==> trial 20 <==
Design alu_top, start of the top module:
module alu_top(clk, a, b, op, out, carry_out, over_flow, zero);
input clk;
input [31:0] a, b;
input [2:0] op;
output reg [31:0] out;
output reg carry_out, over_flow, zero;
reg [31:0] a_r, b_r;
reg [2:0] op_r;
wire [31:0] alu_out;
wire alu_carry_out, alu_over_flow, alu_zero;
ALU alu_core(a_r, b_r, op_r, alu_out, alu_carry_out, alu_over_flow, alu_zero);
always @(posedge clk) begin
	a_r <= a;
	b_r <= b;
	op_r <= op;
	out <= alu_out;
	carry_out <= alu_carry_out;
	over_flow <= alu_over_flow;
	zero <= alu_zero;
end
endmodule
Settings: LEC_CHECK=0, ABC_AREA=1, CAP_MARGIN=35, CORE_MARGIN=2, CORE_UTILIZATION=72, CTS_CLUSTER_DIAMETER=380, CTS_CLUSTER_SIZE=16, MAX_ROUTING_LAYER=met4, PLACE_DENSITY_LB_ADDON=0.2, SETUP_SLACK_MARGIN=-0.85, SLEW_MARGIN=20; clock period 11.8 ns.
run.sh (not shown) runs the stock make flow with config.mk's settings and CLKGATE_MAP_FILE=.
==> build 69 (differences from trial 20) <==
==> flow/config.mk (replaced) <==
export PLATFORM = sky130hd
export DESIGN_NAME = alu_top
export DESIGN_NICKNAME = alu_top
export VERILOG_FILES = /design/flow/design.v
export SDC_FILE = /design/flow/constraint.sdc
export NUM_CORES = 4
export LEC_CHECK = 0
export CAP_MARGIN = 20
export CORE_MARGIN = 2
export CORE_UTILIZATION = 40
export SLEW_MARGIN = 20
==> flow/constraint.sdc (replaced) <==
create_clock -name core_clock -period 14.5 [get_ports {clk}]
set_input_delay 2.9000 -clock core_clock [delete_from_list [all_inputs] [get_ports {clk}]]
set_output_delay 2.9000 -clock core_clock [all_outputs]
set_load 0.01 [all_outputs]
==> trial 85 (differences from trial 20) <==
==> flow/config.mk (replaced) <==
export PLATFORM = sky130hd
export DESIGN_NAME = alu_top
export DESIGN_NICKNAME = alu_top
export VERILOG_FILES = /design/flow/design.v
export SDC_FILE = /design/flow/constraint.sdc
export NUM_CORES = 4
export LEC_CHECK = 0
export CAP_MARGIN = 20
export CORE_MARGIN = 2
export CORE_UTILIZATION = 18
export SLEW_MARGIN = 20
==> flow/constraint.sdc (replaced) <==
create_clock -name core_clock -period 14.2 [get_ports {clk}]
set_input_delay 2.8400 -clock core_clock [delete_from_list [all_inputs] [get_ports {clk}]]
set_output_delay 2.8400 -clock core_clock [all_outputs]
set_load 0.01 [all_outputs]
==> results <==
quantity	trial 85	build 69	trial 20
Result of the run	complete, no violations	complete, no violations	failed layout checks
Layout check failures	-	-	setup timing
Post-placement worst setup slack	-0.378 ns	-0.459 ns	-1.36 ns
Number of cell rows	67	45	33
Hold-critical path depth	3	5	3
Number of DRC violations after detailed-routing iteration 0	332	466	1769
Cell type of the slowest stage on the worst timing path	sky130_fd_sc_hd__mux4_2	sky130_fd_sc_hd__mux4_2	sky130_fd_sc_hd__fa_2
Gpl congestion	0.841	0.868	0.897
Buffers inserted during post-CTS setup optimization	0	0	34
Maximum operating frequency	72.5 MHz	71.0 MHz	71.7 MHz
Routed length on met3	1380 um	931 um	4040 um
Comb gate area	3710 sq um	3710 sq um	3550 sq um
Worst setup skew after layout	0.0119 ns	0.00574 ns	0.0137 ns
Synthesized cell area	6170 sq um	6170 sq um	5960 sq um
Mean routed wirelength per cell	15.4 um	16.8 um	27.8 um
Number of non-clock buffers in the layout	131	131	158
Quantity of gates resized following cts	13	14	16
Simple-Gate Fraction of Synth Area	0.100	0.100	0.164
Aggregate routed wire length	18500 um	15800 um	26200 um
Tapcell Cnt	448	188	105

* * *

==> 03-13 <==
Starting RTL as in the previous note.
clock: 13.1 ns
lec_check: 0
abc_area: 1
cap_margin: 35
core_margin: 2
core_utilization: 72
cts_cluster_diameter: 373
cts_cluster_size: 15
hold_slack_margin: 0.26
place_density: 0.8
slew_margin: 20
==> 07-16: changes against 03-13 <==
--- a/flow/config.mk
+++ b/flow/config.mk
@@ -8,9 +8,7 @@
 export ABC_AREA = 1
 export CAP_MARGIN = 35
 export CORE_MARGIN = 2
-export CORE_UTILIZATION = 72
-export CTS_CLUSTER_DIAMETER = 373
+export CORE_UTILIZATION = 70
 export CTS_CLUSTER_SIZE = 15
-export HOLD_SLACK_MARGIN = 0.26
-export PLACE_DENSITY = 0.8
+export PLACE_DENSITY_LB_ADDON = 0.25
 export SLEW_MARGIN = 20
==> flow/constraint.sdc (replaced) <==
create_clock -name core_clock -period 12.4 [get_ports {clk}]
set_input_delay 2.4800 -clock core_clock [delete_from_list [all_inputs] [get_ports {clk}]]
set_output_delay 2.4800 -clock core_clock [all_outputs]
set_load 0.01 [all_outputs]
==> 03-09: changes against 03-13 <==
==> flow/config.mk (replaced) <==
export PLATFORM = sky130hd
export DESIGN_NAME = alu_top
export DESIGN_NICKNAME = alu_top
export VERILOG_FILES = /design/flow/design.v
export SDC_FILE = /design/flow/constraint.sdc
export NUM_CORES = 4
export LEC_CHECK = 0
export CAP_MARGIN = 20
export CORE_MARGIN = 2
export CORE_UTILIZATION = 72
export CTS_CLUSTER_DIAMETER = 256
export CTS_CLUSTER_SIZE = 99
export PLACE_DENSITY = 0.79
export SLEW_MARGIN = 20
export TNS_END_PERCENT = 10
==> flow/constraint.sdc (replaced) <==
create_clock -name core_clock -period 7.18 [get_ports {clk}]
set_input_delay 1.4360 -clock core_clock [delete_from_list [all_inputs] [get_ports {clk}]]
set_output_delay 1.4360 -clock core_clock [all_outputs]
set_load 0.01 [all_outputs]
==> comparison table <==
Share of the synthesized area in the top cell type: 07-16 35.3%; 03-13 35.3%; 03-09 34.1%
Adder-cell share of the synthesized area: 07-16 24.9%; 03-13 24.9%; 03-09 24.1%
Summed instance area of the synthesized netlist: 07-16 0.00596 mm^2; 03-13 0.00596 mm^2; 03-09 0.00617 mm^2
Count of instantiated cells in the yosys netlist: 07-16 690; 03-13 690; 03-09 641
Post-synthesis cell type count: 07-16 28; 03-13 28; 03-09 60
Net Count, Synth: 07-16 857; 03-13 857; 03-09 808
Sequential cell area fraction in the yosys report: 07-16 35.3%; 03-13 35.3%; 03-09 34.1%
Outcome: 07-16 did not finish; 03-13 failed layout checks; 03-09 did not finish
Last stage reached: 07-16 global routing (5_1_grt); 03-13 -; 03-09 clock tree synthesis (4_1_cts)
Reasons for failing layout checks: 07-16 -; 03-13 setup timing; 03-09 -
Cell with the most instances after synthesis: 07-16 sky130_fd_sc_hd__nand2_1; 03-13 sky130_fd_sc_hd__nand2_1; 03-09 sky130_fd_sc_hd__dfxtp_1
Chip area: 07-16 0.00927 mm^2; 03-13 0.00902 mm^2; 03-09 0.00932 mm^2
Synthesized area divided by synthesized cell count: 07-16 8.64 um^2; 03-13 8.64 um^2; 03-09 9.62 um^2
Compound-Gate Fraction of Synth Area: 07-16 4.70%; 03-13 4.70%; 03-09 11.5%
Post-placement worst setup slack: 07-16 -0.508 ns; 03-13 -0.489 ns; 03-09 -6.29 ns
